==> flow/design.v (excerpt) <==
module booth_walloc# (parameter COMPUTER_WIDTH=32,parameter WIDTH =COMPUTER_WIDTH+2)
(
  input               clk           ,
  input               reset         ,
  input  [COMPUTER_WIDTH:0] src1,
  input  [COMPUTER_WIDTH:0] src2,
  input         in_valid,
  output reg    in_ready,
  output reg    out_valid,
  output [COMPUTER_WIDTH*2-1:0] result
);
clock: 8.0 ns
lec_check: 0
abc_area: 0
cap_margin: 25
cell_pad_in_sites_global_placement: 3
core_aspect_ratio: 0.59
core_margin: 9
core_utilization: 19
cts_cluster_diameter: 183
cts_cluster_size: 41
gpl_routability_driven: 1
gpl_timing_driven: 1
max_routing_layer: met5
min_routing_layer: met1
place_density_lb_addon: 0.28
slew_margin: 20
tns_end_percent: 50
run.sh (not shown) runs the stock make flow with config.mk's settings and CLKGATE_MAP_FILE=.
The baseline finished with timing, DRC and antenna clean.
Then changed:
Settings changed: CAP_MARGIN 25 to 20, CELL_PAD_IN_SITES_GLOBAL_PLACEMENT 3 to not set, CORE_ASPECT_RATIO 0.59 to 1.64, CORE_MARGIN 9 to 2, CORE_UTILIZATION 19 to 54, CTS_CLUSTER_DIAMETER 183 to 189, GPL_TIMING_DRIVEN 1 to not set, TNS_END_PERCENT 50 to 5.
Clock period 8.0 ns to 5.33 ns, I/O delays scaled along.
What happened: The new run ran to the end with violations: negative setup slack; final area shrinks by 1.6%; synthesized cell count does not change; routed wire length shrinks by 34%.
Then changed:
Settings changed: ABC_AREA 0 to 1, CORE_UTILIZATION 54 to 70, CTS_CLUSTER_DIAMETER 189 to 254, CTS_CLUSTER_SIZE 41 to 39, GPL_ROUTABILITY_DRIVEN 1 to 0, PLACE_DENSITY_LB_ADDON 0.28 to not set.
Clock period 5.33 ns to 3.89 ns, I/O delays scaled along.
=> The new run died in global routing (5_1_grt), error GRT-0116. Synthesized cell count goes up by 13%. Die area is lower by 23%. Synthesized area shrinks by 0.71%.
Then changed:
Settings changed: ABC_AREA 1 to not set, CORE_ASPECT_RATIO 1.64 to not set, CORE_UTILIZATION 70 to 11, CTS_CLUSTER_DIAMETER 254 to not set, CTS_CLUSTER_SIZE 39 to not set, GPL_ROUTABILITY_DRIVEN 0 to not set, MAX_ROUTING_LAYER met5 to not set, MIN_ROUTING_LAYER met1 to not set, TNS_END_PERCENT 5 to not set.
Clock period 3.89 ns to 10.2 ns, I/O delays scaled along.
Result:
- With this change the flow completed without violations
- die size grows to 6.3 times its value
- synthesized area grows by 0.71%
- synthesized cell count shrinks by 12%

* * *

booth_walloc again, from the RTL that the note above started with.
// booth_walloc
module booth_walloc# (parameter COMPUTER_WIDTH=32,parameter WIDTH =COMPUTER_WIDTH+2)
(
  input               clk           ,
  input               reset         ,
  input  [COMPUTER_WIDTH:0] src1,
  input  [COMPUTER_WIDTH:0] src2,
  input         in_valid,
  output reg    in_ready,
  output reg    out_valid,
  output [COMPUTER_WIDTH*2-1:0] result
);
reg [WIDTH-1:0] multiplier;
reg [WIDTH*2-1:0] multiplicand;
reg first_doing;
wire ready_to_doing;
assign ready_to_doing = in_ready && in_valid;
always@(posedge clk ) begin
      if (reset ) begin
        in_ready <=1'b0;
      end
      else begin
        in_ready<=1'b1;
      end
      if (ready_to_doing) begin
        first_doing<=1'b1;
      end
      else begin
        first_doing <= 1'b0;
      end
      out_valid <= first_doing;
end
always @(posedge clk ) begin
  if (ready_to_doing) begin
    multiplicand <= {{WIDTH{src1[COMPUTER_WIDTH]}},src1};
  ...
clock: 5.01 ns
lec_check: 0
abc_area: 0
cap_margin: 20
core_aspect_ratio: 1.26
core_margin: 2
core_utilization: 71
cts_cluster_diameter: 189
cts_cluster_size: 41
gpl_routability_driven: 1
max_routing_layer: met5
min_routing_layer: met1
place_density_lb_addon: 0.28
slew_margin: 20
tns_end_percent: 5
The first run completed, yet does not pass: setup timing.
Next try:
ABC_AREA = 1   (was 0)
CORE_ASPECT_RATIO = 1.64   (was 1.26)
CORE_UTILIZATION = 19   (was 71)
GPL_ROUTABILITY_DRIVEN = 0   (was 1)
TNS_END_PERCENT = not set   (was 5)
clock period = 4.65 ns   (was 5.01 ns; I/O delays follow)
Effect: The new run finished but failed the layout checks on setup timing; sequential power went up by 7.0%; area after synthesis is lower by 0.71%; clock-buffer cell count does not change; register-to-register slack loses 0.10 ns; final cell count is higher by 62%; global-route usage falls by 29 points; setup slack got worse by 0.10 ns; routed wire length grows by 50%; maximum frequency increases by 5.1%.
Next try:
CORE_UTILIZATION = 72   (was 19)
CTS_CLUSTER_DIAMETER = 346   (was 189)
CTS_CLUSTER_SIZE = 37   (was 41)
PLACE_DENSITY = 0.65   (was not set)
PLACE_DENSITY_LB_ADDON = not set   (was 0.28)
TNS_END_PERCENT = 100   (was not set)
clock period = 3.89 ns   (was 4.65 ns; I/O delays follow)
Result: Now the flow aborted during global routing (5_1_grt); synthesized cell count stays the same; die area goes down by 73%; area after synthesis does not change.
Next try:
CORE_ASPECT_RATIO = 1.02   (was 1.64)
TNS_END_PERCENT = 5   (was 100)
After rerunning: The changed run died in global routing (5_1_grt). Synthesized cell count is unchanged. Die area is about the same. Synthesized area stays the same.

* * *

## indigo
Starting RTL as in the previous note.
==> flow/config.mk <==
export PLATFORM = sky130hd
export DESIGN_NAME = booth_walloc
export DESIGN_NICKNAME = booth_walloc
export VERILOG_FILES = /design/flow/design.v
export SDC_FILE = /design/flow/constraint.sdc
export NUM_CORES = 4
export LEC_CHECK = 0
export ABC_AREA = 1
export CAP_MARGIN = 20
export CELL_PAD_IN_SITES_GLOBAL_PLACEMENT = 3
export CORE_ASPECT_RATIO = 0.59
export CORE_MARGIN = 9
export CORE_UTILIZATION = 19
export CTS_CLUSTER_DIAMETER = 189
export CTS_CLUSTER_SIZE = 41
export GPL_ROUTABILITY_DRIVEN = 1
export GPL_TIMING_DRIVEN = 1
export MAX_ROUTING_LAYER = met4
export MIN_ROUTING_LAYER = met1
export PLACE_DENSITY_LB_ADDON = 0.28
export SLEW_MARGIN = 20
export TNS_END_PERCENT = 50
==> flow/constraint.sdc <==
create_clock -name core_clock -period 7.56 [get_ports {clk}]
set_input_delay 1.5120 -clock core_clock [delete_from_list [all_inputs] [get_ports {clk}]]
set_output_delay 1.5120 -clock core_clock [all_outputs]
set_load 0.01 [all_outputs]
Relative to indigo, the following input files were edited for onyx:
- a deleted PLACE_DENSITY_LB_ADDON that had been 0.28
- a deleted CTS_CLUSTER_SIZE that had been 41
- a deleted CELL_PAD_IN_SITES_GLOBAL_PLACEMENT that had been 3
- a deleted MAX_ROUTING_LAYER that had been met4
- a deleted MIN_ROUTING_LAYER that had been met1
- a deleted CTS_CLUSTER_DIAMETER that had been 189
- a deleted CORE_ASPECT_RATIO that had been 0.59
- a change of CORE_MARGIN from 9 to 2
- a deleted GPL_ROUTABILITY_DRIVEN that had been 1
- a change of CORE_UTILIZATION from 19 to 54
- a deleted TNS_END_PERCENT that had been 50
- a deleted GPL_TIMING_DRIVEN that had been 1
- a deleted ABC_AREA that had been 1
- a change of the clock period (ns, I/O delays scaled along) from 7.56 to 6.67
### Flow results
- On onyx: end-of-flow core utilization is 37 points higher than what indigo gave.
- The type of the worst setup path comes out reg2out in one run and reg2reg in the other, namely in onyx and indigo respectively.
- onyx reports its termination of the worst setup path as result[62] while indigo reports adder_b[22]$_DFFE_PP_.
- onyx against indigo: routing usage on met3 now sits higher, number of standard-cell rows in the floorplan fell about 22%, post-place instance area went down by 4.2%, number of standard cells in the layout, taps in and fillers out down 32%.
- Global routing's busiest layer: met1 -> indigo, met2 -> onyx
### onyx -> zinc
- MAX_ROUTING_LAYER now met4, previously not set
- CTS_CLUSTER_SIZE now 53, previously not set
- CORE_UTILIZATION now 70, was 54
- TNS_END_PERCENT now 70, previously not set
- the clock period (ns, I/O delays scaled along) now 5.17, was 6.67
==> results <==
Completing all stages was not enough for zinc: its layout failed the final checks because of negative setup slack.
Looking at clock skew across zinc and onyx, the one that comes out higher is zinc.
zinc against onyx; net load switching power is up by more than a quarter.
Minimum setup slack among reg-to-reg paths in zinc is 0.74 ns below onyx.
Comparing zinc and onyx, measured slew at the worst slew-check pin is lower on zinc.
Number of global-route vias before repair (zinc over onyx): increase, 3,063
| switching share of power | zinc vs onyx | ≈ equal |
> inputs changed (zinc -> violet)
- clearing TNS_END_PERCENT, which used to be 70
- swapping 70 for 52 in CORE_UTILIZATION
- clearing MAX_ROUTING_LAYER, which used to be met4
- swapping 53 for 62 in CTS_CLUSTER_SIZE
- swapping 5.17 for 6.75 in the clock period (ns, I/O delays scaled along)
[summary]
violet | status: complete | timing, DRC, antenna: pass
Summary of violet over zinc: remaining max-slew budget at the tightest pin now smaller, total chip power went down 8400 µW.
The core of violet is less densely filled than that of zinc.
The count of fill cells added during filler insertion of violet is higher than that of zinc.
The lower wire length on met1 came out of zinc.
As of violet, well-tap cell count had risen by more than a quarter compared to zinc.
| global-route usage | violet vs zinc | 13 points lower |
Modified inputs, nickel compared to violet
- TNS_END_PERCENT: unset -> 5
- CORE_UTILIZATION: 52 -> 56
- the clock period (ns, I/O delays scaled along): 6.75 -> 6.4
## What came out
- Between nickel and violet, the slew at the pin closest to its max-slew limit is lower for nickel.
- Looking at net count reported at finish, nickel sits about 0.37% above violet.
- Compared to violet, nickel leaves less free space in the core.
- NOTE post-layout instance count excluding filler cells violet->nickel decreased slightly
- Measured against nickel, the internal power consumption of violet comes out at 0.920 times the reference value.
- nickel ended with more global-route usage over all layers than violet.
- Headroom to the max-slew limit delta (nickel − violet): favourable
- Of nickel and violet, the run reporting the higher power density over the cells was nickel.
- Between violet and nickel, the flow reports vertical die size decreasing by a few percent.

* * *

Setup of build 85:
The RTL this note starts from:
==> flow/design.v <==
module booth_sel(
  input [2:0] src,
  output [3:0] sel
);
wire y_add,y,y_sub;
wire sel_negative,sel_double_negative,sel_positive,sel_double_positive;
assign {y_add,y,y_sub} = src;
assign sel_negative =  y_add & (y & ~y_sub | ~y & y_sub);
assign sel_positive = ~y_add & (y & ~y_sub | ~y & y_sub);
assign sel_double_negative =  y_add & ~y & ~y_sub;
assign sel_double_positive = ~y_add &  y &  y_sub;
assign sel={sel_negative,sel_positive,sel_double_negative,sel_double_positive};
endmodule
module booth_result_sel(
  input [3:0] sel,
  input [1:0] src,
  output      p 
);
wire x,x_sub;
wire sel_negative,sel_double_negative,sel_positive,sel_double_positive;
assign {sel_negative,sel_positive,sel_double_negative,sel_double_positive}=sel;
assign {x,x_sub} =src;
assign p = ~(~(sel_negative & ~x) & ~(sel_double_negative & ~x_sub) 
           & ~(sel_positive & x ) & ~(sel_double_positive &  x_sub));
endmodule
module booth_partial
#(
    parameter WIDTH = 34
)
(
  input [2*WIDTH-1:0]  x_src,
  input [2:0] y_src,
  output [2*WIDTH-1:0]   p_result,
  output                cout 
);
wire y_add,y,y_sub;
assign {y_add,y,y_sub} = y_src;
wire [3:0] sel;
wire sel_negative,sel_double_negative,sel_positive,sel_double_positive;
assign {sel_negative,sel_positive,sel_double_negative,sel_double_positive}=sel;
assign cout=sel_negative || sel_double_negative;
booth_sel booth_sel(
    .src    (y_src),
    .sel    (sel)
);
booth_result_sel partial0(.sel (sel), .src ({x_src[0],1'b0}), .p (p_result[0]));
genvar x;
generate for ( x =1;x<WIDTH*2;x=x+1) begin : gen_partial
    booth_result_sel partial(.sel (sel), .src (x_src[x:x-1]), .p (p_result[x]));
end endgenerate
endmodule
module switch_17x68bits(
   input [1155:0] part_group,
      output [1155:0] sw_group
);
wire [67:0] po16,po15,po14,po13,po12,po11,po10,po09,po08,po07,po06,po05,po04,po03,po02,po01,po00;
assign {po16,po15,po14,po13,po12,po11,po10,po09,po08,po07,po06,po05,po04,po03,po02,po01,po00} = part_group;
genvar x;
generate for ( x =0;x<68;x=x+1) begin : gen_switch
    assign sw_group[(x+1)*17-1:x*17] = {po16[x],po15[x],po14[x],po13[x],po12[x],po11[x],po10[x],po09[x],
                                     po08[x],po07[x],po06[x],po05[x],po04[x],po03[x],po02[x],po01[x],po00[x]};
end endgenerate
endmodule
module walloc_17bits(
    input [16:0] src_in,
    input [13:0]  cin,
    output [13:0] cout_group,
    output      cout,s
);
wire [13:0] c;
wire [4:0] first_s;
csa csa0 (.in (src_in[16:14]), .cout (c[4]), .s (first_s[4]) );
csa csa1 (.in (src_in[13:11]), .cout (c[3]), .s (first_s[3]) );
csa csa2 (.in (src_in[10:08]), .cout (c[2]), .s (first_s[2]) );
csa csa3 (.in (src_in[07:05]), .cout (c[1]), .s (first_s[1]) );
csa csa4 (.in (src_in[04:02]), .cout (c[0]), .s (first_s[0]) );
wire [3:0] secnod_s;
csa csa5 (.in ({first_s[4:2]}             ), .cout (c[8]), .s (secnod_s[3]));
csa csa6 (.in ({first_s[1:0],src_in[1]}   ), .cout (c[7]), .s (secnod_s[2]));
csa csa7 (.in ({src_in[0],cin[4:3]}       ), .cout (c[6]), .s (secnod_s[1]));
csa csa8 (.in ({cin[2:0]}                 ), .cout (c[5]), .s (secnod_s[0]));
wire [1:0] thrid_s;
csa csa9 (.in (secnod_s[3:1]          ), .cout (c[10]), .s (thrid_s[1]));
csa csaA (.in ({secnod_s[0],cin[6:5]} ), .cout (c[09]), .s (thrid_s[0]));
wire [1:0] fourth_s;
csa csaB (.in ({thrid_s[1:0],cin[10]} ),  .cout (c[12]), .s (fourth_s[1]));
csa csaC (.in ({cin[9:7]             }),  .cout (c[11]), .s (fourth_s[0]));
wire fifth_s;
csa csaD (.in ({fourth_s[1:0],cin[11]}),  .cout (c[13]), .s (fifth_s));
csa csaE (.in ({fifth_s,cin[13:12]}   ),  .cout (cout),  .s  (s));
assign cout_group = c;
endmodule
module csa(
  input [2:0] in,
  output cout,s
);
wire a,b,cin;
assign a=in[2];
assign b=in[1];
assign cin=in[0];
assign s = a ^ b ^ cin;
assign cout = a & b | b & cin | a & cin;
endmodule
module booth_walloc# (parameter COMPUTER_WIDTH=32,parameter WIDTH =COMPUTER_WIDTH+2)
(
  input               clk           ,
  input               reset         ,
  input  [COMPUTER_WIDTH:0] src1,
  input  [COMPUTER_WIDTH:0] src2,
  input         in_valid,
  output reg    in_ready,
  output reg    out_valid,
  output [COMPUTER_WIDTH*2-1:0] result
);
reg [WIDTH-1:0] multiplier;
reg [WIDTH*2-1:0] multiplicand;
reg first_doing;
wire ready_to_doing;
assign ready_to_doing = in_ready && in_valid;
always@(posedge clk ) begin
      if (reset ) begin
        in_ready <=1'b0;
      end
      else begin
        in_ready<=1'b1;
      end
      if (ready_to_doing) begin
        first_doing<=1'b1;
      end
      else begin
        first_doing <= 1'b0;
      end
      out_valid <= first_doing;
end
always @(posedge clk ) begin
  if (ready_to_doing) begin
    multiplicand <= {{WIDTH{src1[COMPUTER_WIDTH]}},src1};
    multiplier <= {src2[COMPUTER_WIDTH],src2};
  end
end
wire [1155:0] part_group;
wire [16:0]   part_cout;
booth_partial part0 (.x_src (multiplicand), .y_src({multiplier[1:0],1'b0}), 
                        .p_result (part_group[67:0]), .cout(part_cout[0]));
genvar x;
generate for ( x =1;x<17;x=x+1) begin : gen_walloc_partial
booth_partial part (
                    .x_src ({multiplicand[2*WIDTH-1-2*x:0],
                    {2*x{1'b0}}}), 
                    .y_src({multiplier[(x+1)*2-1:x*2-1]}), 
                    .p_result (part_group[(x+1)*68-1:x*68]), .cout(part_cout[x]));
end endgenerate
wire [1155:0] swo_group; 
switch_17x68bits switch (.part_group (part_group), .sw_group (swo_group));
wire [937:0] wt_cout; 
wire [66:0]  wt_c;
wire [67:0]  wt_s;
walloc_17bits walloc00 (.src_in (swo_group[16:0]), .cin({part_cout[13:0]}), 
                    .cout_group (wt_cout[13:0]),  .cout(wt_c[0]), .s (wt_s[0]));
genvar y;
generate for ( y =1;y<67;y=y+1) begin : gen_walloc
walloc_17bits walloc  (.src_in (swo_group[(y+1)*17-1:y*17]), .cin({wt_cout[y*14-1:(y-1)*14]}), 
                    .cout_group (wt_cout[(y+1)*14-1:y*14]),  .cout(wt_c[y]), .s (wt_s[y]));
end endgenerate
walloc_17bits walloc67(.src_in (swo_group[1155:1139]), .cin({wt_cout[937:924]}), 
                    .cout_group (),  .cout(), .s (wt_s[67]));
reg [67:0] wt_s_buf,wt_c_buf;
reg  part_next_highest_bit;
always@(posedge clk ) begin
  if (first_doing) begin
    wt_c_buf <= {wt_c,part_cout[14]};
    wt_s_buf <= {wt_s};
    part_next_highest_bit <= part_cout[15];
  end
end
wire [WIDTH*2-1:0] adder_a;
wire [WIDTH*2-1:0] adder_b;
wire              adder_cin;
wire [WIDTH*2-1:0] adder_result;
wire        adder_cout;
assign adder_a   = wt_c_buf;
assign adder_b   = wt_s_buf;
assign adder_cin = part_next_highest_bit;
assign {adder_cout, adder_result} = adder_a + adder_b + {{WIDTH*2-2{1'b0}},adder_cin};
assign result = adder_result[COMPUTER_WIDTH*2-1:0];
endmodule
==> flow/config.mk <==
export PLATFORM = sky130hd
export DESIGN_NAME = booth_walloc
export DESIGN_NICKNAME = booth_walloc
export VERILOG_FILES = /design/flow/design.v
export SDC_FILE = /design/flow/constraint.sdc
export NUM_CORES = 4
export LEC_CHECK = 0
export ABC_AREA = 1
export CAP_MARGIN = 20
export CORE_ASPECT_RATIO = 1.64
export CORE_MARGIN = 2
export CORE_UTILIZATION = 68
export CTS_CLUSTER_DIAMETER = 346
export CTS_CLUSTER_SIZE = 37
export GPL_ROUTABILITY_DRIVEN = 0
export MAX_ROUTING_LAYER = met5
export MIN_ROUTING_LAYER = met1
export SLEW_MARGIN = 20
export TNS_END_PERCENT = 5
==> flow/constraint.sdc <==
create_clock -name core_clock -period 3.89 [get_ports {clk}]
set_input_delay 0.7780 -clock core_clock [delete_from_list [all_inputs] [get_ports {clk}]]
set_output_delay 0.7780 -clock core_clock [all_outputs]
set_load 0.01 [all_outputs]
Build 85 got as far as global routing (5_1_grt), where a tool error ended the run.
Setup changes, build 85 to build 4
==> flow/config.mk <==
export PLATFORM = sky130hd
export DESIGN_NAME = booth_walloc
export DESIGN_NICKNAME = booth_walloc
export VERILOG_FILES = /design/flow/design.v
export SDC_FILE = /design/flow/constraint.sdc
export NUM_CORES = 4
export LEC_CHECK = 0
export CAP_MARGIN = 20
export CORE_MARGIN = 2
export CORE_UTILIZATION = 40
export SLEW_MARGIN = 20
==> flow/constraint.sdc <==
create_clock -name core_clock -period 7.5 [get_ports {clk}]
set_input_delay 1.5000 -clock core_clock [delete_from_list [all_inputs] [get_ports {clk}]]
set_output_delay 1.5000 -clock core_clock [all_outputs]
set_load 0.01 [all_outputs]
Notes after the runs:
The final layout from build 4, which completed every stage, passed the timing, design-rule and antenna checks at the end of the flow. Going from build 85 to build 4, post-synth area from yosys stat grew slightly. Number of cells in the design after placement: build 4 vs build 85 down 668. Comparing build 85 and build 4, the lower total cells reported by yosys after synthesis is on build 4. Cmp build 85 and build 4 / mean instance size in the synthesized netlist / lower: build 85. Die size: build 4 exceeds build 85. The cell area reported after detailed placement number comes out lower for build 4 vs build 85. Changes observed in build 4 relative to build 85: standard-cell row count up 3, area after synthesis up 0.71%.
--- input diff build 4..build 84 ---
-- flow/config.mk --
<<< build 4, line 8
export CAP_MARGIN = 20
export CORE_MARGIN = 2
export CORE_UTILIZATION = 40
export SLEW_MARGIN = 20
>>> build 84, line 8
export CAP_MARGIN = 20
export CORE_MARGIN = 2
export CORE_UTILIZATION = 65
export CTS_CLUSTER_DIAMETER = 228
export CTS_CLUSTER_SIZE = 100
export SLEW_MARGIN = 20
### Flow results
Build 84 against build 4: cell count along the critical path saw an increase; met1 capacity usage during global routing saw an increase; first-pass GRT wire length has decreased.
Between build 4 and build 84, total non-filler cell area in the finished layout decreased.
In the tables for build 84 and build 4, power per cell area reads lower with build 4.
Changes in build 9 relative to build 84:
==> flow/config.mk <==
export PLATFORM = sky130hd
export DESIGN_NAME = booth_walloc
export DESIGN_NICKNAME = booth_walloc
export VERILOG_FILES = /design/flow/design.v
export SDC_FILE = /design/flow/constraint.sdc
export NUM_CORES = 4
export LEC_CHECK = 0
export ABC_AREA = 1
export CAP_MARGIN = 20
export CELL_PAD_IN_SITES_DETAIL_PLACEMENT = 2
export CORE_MARGIN = 5
export CORE_UTILIZATION = 47
export GPL_ROUTABILITY_DRIVEN = 0
export HOLD_SLACK_MARGIN = 0.06
export MAX_ROUTING_LAYER = met5
export PLACE_DENSITY_LB_ADDON = 0.23
export SLEW_MARGIN = 20
### Flow results
Comparing build 9 and build 84, the one run not ending clean was build 9.
The log for build 9 ends in global routing (5_1_grt) with error GRT-0116, so the run never completed.
Count of instantiated cells in the yosys netlist: build 9 vs build 84 up about 13%
Build 9 against build 84; total nets after synthesis is up by more than 10%.
Area fraction in xor and xnor cells: build 9 < build 84
Lower vertical die dimension was reported by build 84, not build 9.
Build 9 against build 84: die size saw an increase, area fraction in full adders, half adders and majority gates higher.
Power figures rest on the tool's default switching activity, not on a simulated workload.
